== run A ==
==> flow/design.v (excerpt) <==
module Convolution2D(clk, rst, en_conv2d, base_result_addr, pix_base_addr, kernel_base_addr,
							in_pix, completed, pix_done, addrA, addrB, out_pix, kernel_weight
							);
Settings: LEC_CHECK=0, CAP_MARGIN=20, CORE_MARGIN=2, CORE_UTILIZATION=68, CTS_CLUSTER_SIZE=37, SETUP_SLACK_MARGIN=-0.37, SLEW_MARGIN=20; clock period 4.81 ns.
run.sh (not shown) runs the stock make flow with config.mk's settings and CLKGATE_MAP_FILE=.
No crash in run A: every stage finished, but the layout fails its final checks due to setup timing.
Setup changes, run A to run B
Settings: an added TNS_END_PERCENT of 5; an added HOLD_SLACK_MARGIN of 0.29; a change of CORE_UTILIZATION from 68 to 70.
## What came out
- [run B] flow finished | final checks: failed | reasons: setup timing
- Between run B and run A, share of the clock period used by the worst path is higher for run B, run A comes in under that.
- Vias per cell | run B above run A
- Going from run A to run B, number of logic inverters in the finished layout was more or less identical; highest clock rate shrank by about 1.1%; final worst setup slack fell by 0.070 ns.
Changes in run C relative to run B:
Settings: CTS_CLUSTER_SIZE: 37 -> unset; CORE_UTILIZATION: 70 -> 66; TNS_END_PERCENT: 5 -> unset; SETUP_SLACK_MARGIN: -0.37 -> unset; HOLD_SLACK_MARGIN: 0.29 -> unset; the clock period (ns, I/O delays scaled along): 4.81 -> 6.9.
==> comparison <==
Summary of run B and run C: one run falls short of a clean finish, namely run B.
Between run C and run B, clock skew is lower for run B, run C comes in above that.
Against run B as the reference, run C delivers a lower area growth from synthesis to layout.
Count of placed standard cells including taps delta (run B -> run C): insignificant
Delta (run C minus run B): via count lost about 4%, non-clock buffer area fraction after layout lost 0.25 points, cell depth of the worst setup path picked up an extra 1, ratio of final minimum period to clock period lost 30 points.
| global-route wire length before repair | run C vs run B | about 6% lower |
~same proportion of cell area occupied by multi-input gates in run C and run B
The inputs of run D differ from those of run C as listed below.
Settings: CORE_UTILIZATION: 66 -> 40; the clock period (ns, I/O delays scaled along): 6.9 -> 10.0.
### Flow results
- Diff run C -> run D: wire length on met3 decreased 290 µm, core utilization decreased 35 points.

Starting RTL as in the previous note.
## Convolution2D
module Convolution2D(clk, rst, en_conv2d, base_result_addr, pix_base_addr, kernel_base_addr,
							in_pix, completed, pix_done, addrA, addrB, out_pix, kernel_weight
							);
export LEC_CHECK = 0
export CAP_MARGIN = 20
export CELL_PAD_IN_SITES_DETAIL_PLACEMENT = 2
export CORE_MARGIN = 2
export CORE_UTILIZATION = 19
export CTS_CLUSTER_DIAMETER = 196
export CTS_CLUSTER_SIZE = 13
export GPL_ROUTABILITY_DRIVEN = 1
export GPL_TIMING_DRIVEN = 0
export MIN_ROUTING_LAYER = met2
export PLACE_DENSITY = 0.37
export SETUP_SLACK_MARGIN = 0.69
export SLEW_MARGIN = 20
create_clock -name core_clock -period 5.2 [get_ports {clk}]
The baseline completed and failed the layout checks on setup timing.
==> next run, changes <==
CELL_PAD_IN_SITES_DETAIL_PLACEMENT = not set   (was 2)
CORE_UTILIZATION = 58   (was 19)
CTS_CLUSTER_DIAMETER = not set   (was 196)
CTS_CLUSTER_SIZE = not set   (was 13)
GPL_ROUTABILITY_DRIVEN = not set   (was 1)
GPL_TIMING_DRIVEN = not set   (was 0)
MIN_ROUTING_LAYER = not set   (was met2)
PLACE_DENSITY = not set   (was 0.37)
SETUP_SLACK_MARGIN = not set   (was 0.69)
clock period = 6.9 ns   (was 5.2 ns; I/O delays follow)
Now the flow completed with no timing, DRC or antenna violations.
Global-route usage goes up by 6.9 points.
Wire length goes down by 37%.
Clock-buffer cell count goes down by 2.
Utilization goes up by 46 points.

Setup of job 1279:
Starting RTL as in the previous note.
==> flow/config.mk <==
export PLATFORM = sky130hd
export DESIGN_NAME = Convolution2D
export DESIGN_NICKNAME = Convolution2D
export VERILOG_FILES = /design/flow/design.v
export SDC_FILE = /design/flow/constraint.sdc
export NUM_CORES = 4
export LEC_CHECK = 0
export CAP_MARGIN = 20
export CORE_MARGIN = 2
export CORE_UTILIZATION = 70
export CTS_CLUSTER_DIAMETER = 203
export CTS_CLUSTER_SIZE = 37
export MAX_ROUTING_LAYER = met4
export SLEW_MARGIN = 20
==> flow/constraint.sdc <==
create_clock -name core_clock -period 5.99 [get_ports {clk}]
set_input_delay 1.1980 -clock core_clock [delete_from_list [all_inputs] [get_ports {clk}]]
set_output_delay 1.1980 -clock core_clock [all_outputs]
set_load 0.01 [all_outputs]
Job 1279: complete, dirty (setup timing)
The following lists how job 1442 was set up differently from job 1279:
Settings: SETUP_SLACK_MARGIN now 1.42, previously not set; CTS_CLUSTER_DIAMETER now 28, was 203; MAX_ROUTING_LAYER no longer set, was met4; the clock period (ns, I/O delays scaled along) now 4.77, was 5.99.
--- outcome ---
Job 1442 did not finish; the tool stopped in global routing with error GRT-0232.
Re post-synthesis xor/xnor area fraction: no difference whatsoever between job 1442 and job 1279.
Summary: with job 1279 as the reference, cell area after placement in job 1442 moved up slightly.
Job 1442 -> job 1279: post-synthesis instance area delta 0, exact match
Going from job 1279 to job 1442, summed standard-cell area reported by yosys held; number of H-tree levels held; post-DP HPWL went up about 0.44%; placement-stage worst setup slack went down 0.96 ns.
Clock buffer count from CTS of job 1279 is on par with job 1442.
Job 1442 against job 1279: final RePlAce weighted congestion now sits lower, top-level port count now sits at about the same level.
Input changes introduced in job 6454 (baseline for comparison: job 1442):
Settings: removing CTS_CLUSTER_DIAMETER (formerly 28); changing CORE_UTILIZATION from 70 to 68.
==> comparison <==
- Every stage of job 6454 finished as expected; the final checks, on the other hand, flagged setup timing, which means the layout fails.
- Compared with job 1442, job 6454 shows die area that has gone up by a few percent.
- Comparing job 1442 with job 6454, the cell area after placement came out essentially unchanged.
- Relative to job 1442, the total of cells resized after clock tree synthesis of job 6454 is lower by 50.
- Area of the core region, job 6454 vs job 1442: up by a few percent
- The estimated wirelength of the detail-placed design in job 6454 was lower than what job 1442 gave.
Modified inputs, job 1032 compared to job 6454
Settings: CTS_CLUSTER_SIZE removed (was 37); SETUP_SLACK_MARGIN removed (was 1.42); CORE_UTILIZATION changed from 68 to 60; the clock period (ns, I/O delays scaled along) changed from 4.77 to 4.42.
==> results <==
Completing all stages was not enough for job 1032: its layout failed the final checks because of setup timing.
Job 1032 vs. job 6454: final cell count has increased.
From job 6454 to job 1032 the numbers moved as follows: maximum single-stage delay on the critical path fell by 0.07 ns; non-clock buffer share of cell area rose by 1.2 points; setup slack fell by 0.051 ns; total buffers and inverters traversed by the critical path rose by 1.
Sort job 6454 and job 1032 by summed area of non-filler cells in the final layout, descending, and job 1032 comes first.
Changes observed in job 1032 relative to job 6454: post-detailed-routing wire length fell by 13000 microns, number of vias per cell after detailed routing -about 14%.
What job 6596 does differently from job 1032 at the input level:
Settings: a change of CORE_UTILIZATION from 60 to 68; an added CTS_CLUSTER_SIZE of 37; a change of the clock period (ns, I/O delays scaled along) from 4.42 to 5.99.
--- outcome ---
Of job 6596 and job 1032, the run reporting the higher setup slack was job 6596.
Job 6596 against job 1032: via count went up; met2 routing resource usage after global routing went up; core utilization went up; area occupied by multi-input gates went down.
Job 6596 vs job 1032: pin count of the biggest net entering global routing up in job 6596
Job 6596 vs job 1032 — net count of the finished layout dropped slightly
Relative to job 1032, the number of logic stages on the critical path including buffering measured on job 6596 has decreased by a few percent.
STATUS run=job 6596 STAGES=ALL_DONE FINAL_CHECKS=FAILED CAUSE=setup timing

The RTL this note starts from:
==> flow/design.v <==
`timescale 1ns / 1ps
module calculator(rst, clk, en, kernel_weights, in_pix, ack, out_pix, done, write);
	input rst, clk, en, ack;
	input signed [15:0]kernel_weights, in_pix;
	output reg done;
	output reg signed [31:0]out_pix;
	reg signed [31:0]temp;
	reg [4:0]counter;
	output write;
	parameter kernel_size = 3;
	assign write = (counter == (kernel_size*kernel_size)+1);
	always @ (posedge clk) begin
		done <= 0;
		if (rst || en == 0) begin
			counter <= 0;
			temp <= 0;
		end
		else begin
			if (counter < (kernel_size*kernel_size)+2)
				counter <= counter + 1;
			if (counter >= 1 && counter <= (kernel_size*kernel_size))
				temp <= temp + (kernel_weights * in_pix);
			if (counter == (kernel_size*kernel_size)+1) begin
				out_pix <= temp;
				done <= 1;
			end
		end
	end
endmodule
`timescale 1ns / 1ps
module ctrl(clk, en, write, result_addr, base_addrA, base_addrB, addrA, addrB);
	input clk, en, write;
	output reg [13:0]addrA;
	output reg [13:0]addrB;
	input [13:0]base_addrA;
	input [13:0]result_addr;
	input [13:0]base_addrB;
	parameter img_width = 48, kernel_size = 3;
	reg [4:0]count;
	reg [2:0]i;
	always @ (posedge clk)begin
		if(en)begin
			addrA <= addrA + 1;
			addrB <= addrB + 1;
			count <= count + 1;
			if (count >= kernel_size-1) begin
				i <= i+1;
				addrA <= base_addrA + (i+1)*img_width;
				count <= 0;
			end
			if (write)begin
				addrA <= result_addr;
			end
		end
		else begin
			addrA <= base_addrA;
			addrB <= base_addrB;
			count <= 0;
			i <= 0;
		end
	end
endmodule
`timescale 1ns / 1ps
module pixelpointprocessor(rst, en, clk, ack, result_addr, base_addrA, base_addrB, in_pix, kernel_weight, done, addrA, addrB, out_pix);
	input rst, en;
	input clk, ack;
	input [13:0]base_addrA;
	input [13:0]base_addrB;
	input [13:0]result_addr;
	parameter img_width = 48, kernel_size = 3;
	output [13:0] addrA;
	output [13:0] addrB;
	output signed [31:0] out_pix;
	output done;
	wire write;
	input signed [15:0]in_pix, kernel_weight;
	ctrl #(img_width, kernel_size) C1(clk, en, write, result_addr, base_addrA, base_addrB, addrA, addrB);
	calculator #(kernel_size) calc1(rst, clk, en, kernel_weight, in_pix, ack, out_pix, done, write);
endmodule
`timescale 1ns / 1ps
module ctrl_conv2D(rst, en_conv2d, clk, done, base_result_addr, pix_base_addr, kernel_base_addr, pix_addr, kernel_addr, en, ack, result_addr, completed);
	input rst, en_conv2d, clk, done;
	input [13:0]kernel_base_addr;
	input [13:0]pix_base_addr, base_result_addr;
	output reg [13:0]result_addr;
	output reg [13:0]pix_addr;
	output reg [13:0]kernel_addr;
	parameter img_width = 48, kernel_size = 3;
	localparam out_width = img_width - kernel_size + 1;
	output reg en, completed;
	reg busy;
	reg [6:0]col;
	reg [6:0]row;
	output reg ack;
	always @ (posedge clk)begin
		ack <= 0;
		completed <= 0;
		if (rst) begin
			busy <= 0;
			en <= 0;
			pix_addr <= 0;
			kernel_addr <= 0;
			result_addr <= 0;
		end
		else if (!busy) begin
			if (en_conv2d) begin
				busy <= 1;
				pix_addr <= pix_base_addr;
				kernel_addr <= kernel_base_addr;
				result_addr <= base_result_addr;
				col <= 0;
				row <= 0;
			end
		end
		else if (done) begin
			ack <= 1;
			en <= 0;
			result_addr <= result_addr + 1;
			if (col < out_width-1) begin
				col <= col + 1;
				pix_addr <= pix_addr + 1;
			end
			else begin
				col <= 0;
				row <= row + 1;
				pix_addr <= pix_addr + kernel_size;
			end
			if (col == out_width-1 && row == out_width-1) begin
				busy <= 0;
				completed <= 1;
			end
		end
		else if (!en) begin
			en <= 1;
		end
	end
endmodule
`timescale 1ns / 1ps
module Convolution2D(clk, rst, en_conv2d, base_result_addr, pix_base_addr, kernel_base_addr,
							in_pix, completed, pix_done, addrA, addrB, out_pix, kernel_weight
							);
	input signed[15:0]in_pix, kernel_weight;
	input clk, rst, en_conv2d;
	input [13:0]kernel_base_addr;
	input [13:0]pix_base_addr;
	input [13:0]base_result_addr;
	parameter img_width = 48, kernel_size = 3;
	output completed, pix_done;
	output signed[31:0] out_pix;
	output [13:0]addrA, addrB;
	wire en, ack;
	wire [13:0]pix_addr;
	wire [13:0]kernel_addr;
	wire [13:0]result_addr;
	ctrl_conv2D #(img_width, kernel_size) C2(rst, en_conv2d, clk, pix_done, base_result_addr, pix_base_addr, kernel_base_addr, pix_addr, kernel_addr, en, ack, result_addr, completed);	
	pixelpointprocessor #(img_width, kernel_size) P1(rst, en, clk, ack, result_addr, pix_addr, kernel_addr, in_pix, kernel_weight, pix_done, addrA, addrB, out_pix);
endmodule
clock: 5.39 ns
lec_check: 0
cap_margin: 20
core_margin: 2
core_utilization: 72
cts_cluster_diameter: 30
cts_cluster_size: 62
max_routing_layer: met4
place_density_lb_addon: 0.01
setup_slack_margin: 1.32
slew_margin: 20
tns_end_percent: 5
The starting point produced a layout that fails on setup timing.
Rerun with:
==> flow/config.mk (replaced) <==
export PLATFORM = sky130hd
export DESIGN_NAME = Convolution2D
export DESIGN_NICKNAME = Convolution2D
export VERILOG_FILES = /design/flow/design.v
export SDC_FILE = /design/flow/constraint.sdc
export NUM_CORES = 4
export LEC_CHECK = 0
export CAP_MARGIN = 20
export CORE_MARGIN = 2
export CORE_UTILIZATION = 70
export CTS_CLUSTER_SIZE = 37
export SLEW_MARGIN = 20
==> flow/constraint.sdc (replaced) <==
create_clock -name core_clock -period 6.54 [get_ports {clk}]
set_input_delay 1.3080 -clock core_clock [delete_from_list [all_inputs] [get_ports {clk}]]
set_output_delay 1.3080 -clock core_clock [all_outputs]
set_load 0.01 [all_outputs]
What happened: The changed run ran to the end with violations: setup timing. Clock-buffer cell count went down by 1. Via count went down by 11%. Cell area went down by 2.2%.
Rerun with:
--- a/flow/config.mk
+++ b/flow/config.mk
@@ -9,4 +9,3 @@
 export CORE_MARGIN = 2
-export CORE_UTILIZATION = 70
-export CTS_CLUSTER_SIZE = 37
+export CORE_UTILIZATION = 40
 export SLEW_MARGIN = 20
==> flow/constraint.sdc (replaced) <==
create_clock -name core_clock -period 8.59 [get_ports {clk}]
set_input_delay 1.7180 -clock core_clock [delete_from_list [all_inputs] [get_ports {clk}]]
set_output_delay 1.7180 -clock core_clock [all_outputs]
set_load 0.01 [all_outputs]
=>
- Now the flow produced a clean layout
- count of clock-buffer cells in the layout drops by 1
- global-route usage drops by 19 points
- cell area drops by about 7.5%
- critical path depth drops by 1
- hold slack is about the same
- core utilization drops by 43 points
- worst setup slack is better by 1.1 ns
Rerun with:
--- a/flow/config.mk
+++ b/flow/config.mk
@@ -9,3 +9,4 @@
 export CORE_MARGIN = 2
-export CORE_UTILIZATION = 40
+export CORE_UTILIZATION = 72
+export CTS_CLUSTER_SIZE = 48
 export SLEW_MARGIN = 20
==> flow/constraint.sdc (replaced) <==
create_clock -name core_clock -period 6.54 [get_ports {clk}]
set_input_delay 1.3080 -clock core_clock [delete_from_list [all_inputs] [get_ports {clk}]]
set_output_delay 1.3080 -clock core_clock [all_outputs]
set_load 0.01 [all_outputs]
=> The new run finished with setup timing left; setup slack gets worse by 1.3 ns; design area rises by about 7%; wire length grows by about 33%; non-clock buffer count increases by 168.

// Convolution2D: RTL as listed in full above, without the edits since
make LEC_CHECK=0 ABC_AREA=1 CAP_MARGIN=20 CORE_MARGIN=2 CORE_UTILIZATION=72 CTS_CLUSTER_DIAMETER=376 CTS_CLUSTER_SIZE=10 PLACE_DENSITY_LB_ADDON=0.12 SETUP_SLACK_MARGIN=1.21 SLEW_MARGIN=20 finish   # period 4.14 ns
The baseline ended with an error in global routing.
Change:
ABC_AREA = default   (was 1)
CORE_UTILIZATION = 68   (was 72)
CTS_CLUSTER_DIAMETER = default   (was 376)
CTS_CLUSTER_SIZE = 37   (was 10)
PLACE_DENSITY_LB_ADDON = default   (was 0.12)
SETUP_SLACK_MARGIN = default   (was 1.21)
clock period = 5.88 ns   (was 4.14 ns; I/O delays follow)
=> With this change the flow finished but fails on setup timing. Synthesized area drops by 7.4%. Die size drops by 2.0%. Synthesized cell count drops by 22%.
Change:
CTS_CLUSTER_DIAMETER = 50   (was default)
CTS_CLUSTER_SIZE = 24   (was 37)
clock period = 4.42 ns   (was 5.88 ns; I/O delays follow)
Result: The new run completed, yet does not pass: setup timing; routed wire length came out higher by 6.4%; design area rises by 2.6%; cell count rose by 1.3%; clock-buffer cell count is unchanged.
Change:
CORE_UTILIZATION = 67   (was 68)
CTS_CLUSTER_DIAMETER = 30   (was 50)
CTS_CLUSTER_SIZE = 62   (was 24)
PLACE_DENSITY_LB_ADDON = 0.01   (was default)
SETUP_SLACK_MARGIN = 1.32   (was default)
The changed run completed and failed the layout checks on setup timing.
Final cell count barely changes.
Utilization went down by 2.6 points.
Synthesized area does not change.
Setup slack is better by 0.22 ns.
Global-route usage went down by 2.1 points.
Final area went down by 0.38%.
Change:
CORE_UTILIZATION = 21   (was 67)
CTS_CLUSTER_DIAMETER = default   (was 30)
CTS_CLUSTER_SIZE = default   (was 62)
PLACE_DENSITY_LB_ADDON = default   (was 0.01)
SETUP_SLACK_MARGIN = default   (was 1.32)
clock period = 8.59 ns   (was 4.42 ns; I/O delays follow)
The new run passed the timing, DRC and antenna checks.
Global-route usage shrinks by 28 points.
Clock-buffer cell count grows by 5.
Change:
CORE_UTILIZATION = 70   (was 21)
CTS_CLUSTER_DIAMETER = 72   (was default)
CTS_CLUSTER_SIZE = 48   (was default)
clock period = 6.0 ns   (was 8.59 ns; I/O delays follow)
After rerunning: The new run produced a layout that fails on setup timing; wire length went up by 38%; utilization went up by 65 points; global-route usage went up by 31 points; worst hold slack gains 0.0032 ns; via count went up by 30%; cell area went up by 6.2%; flip-flop count stays the same; die area went down by 69%; register-to-register slack loses 3.3 ns.
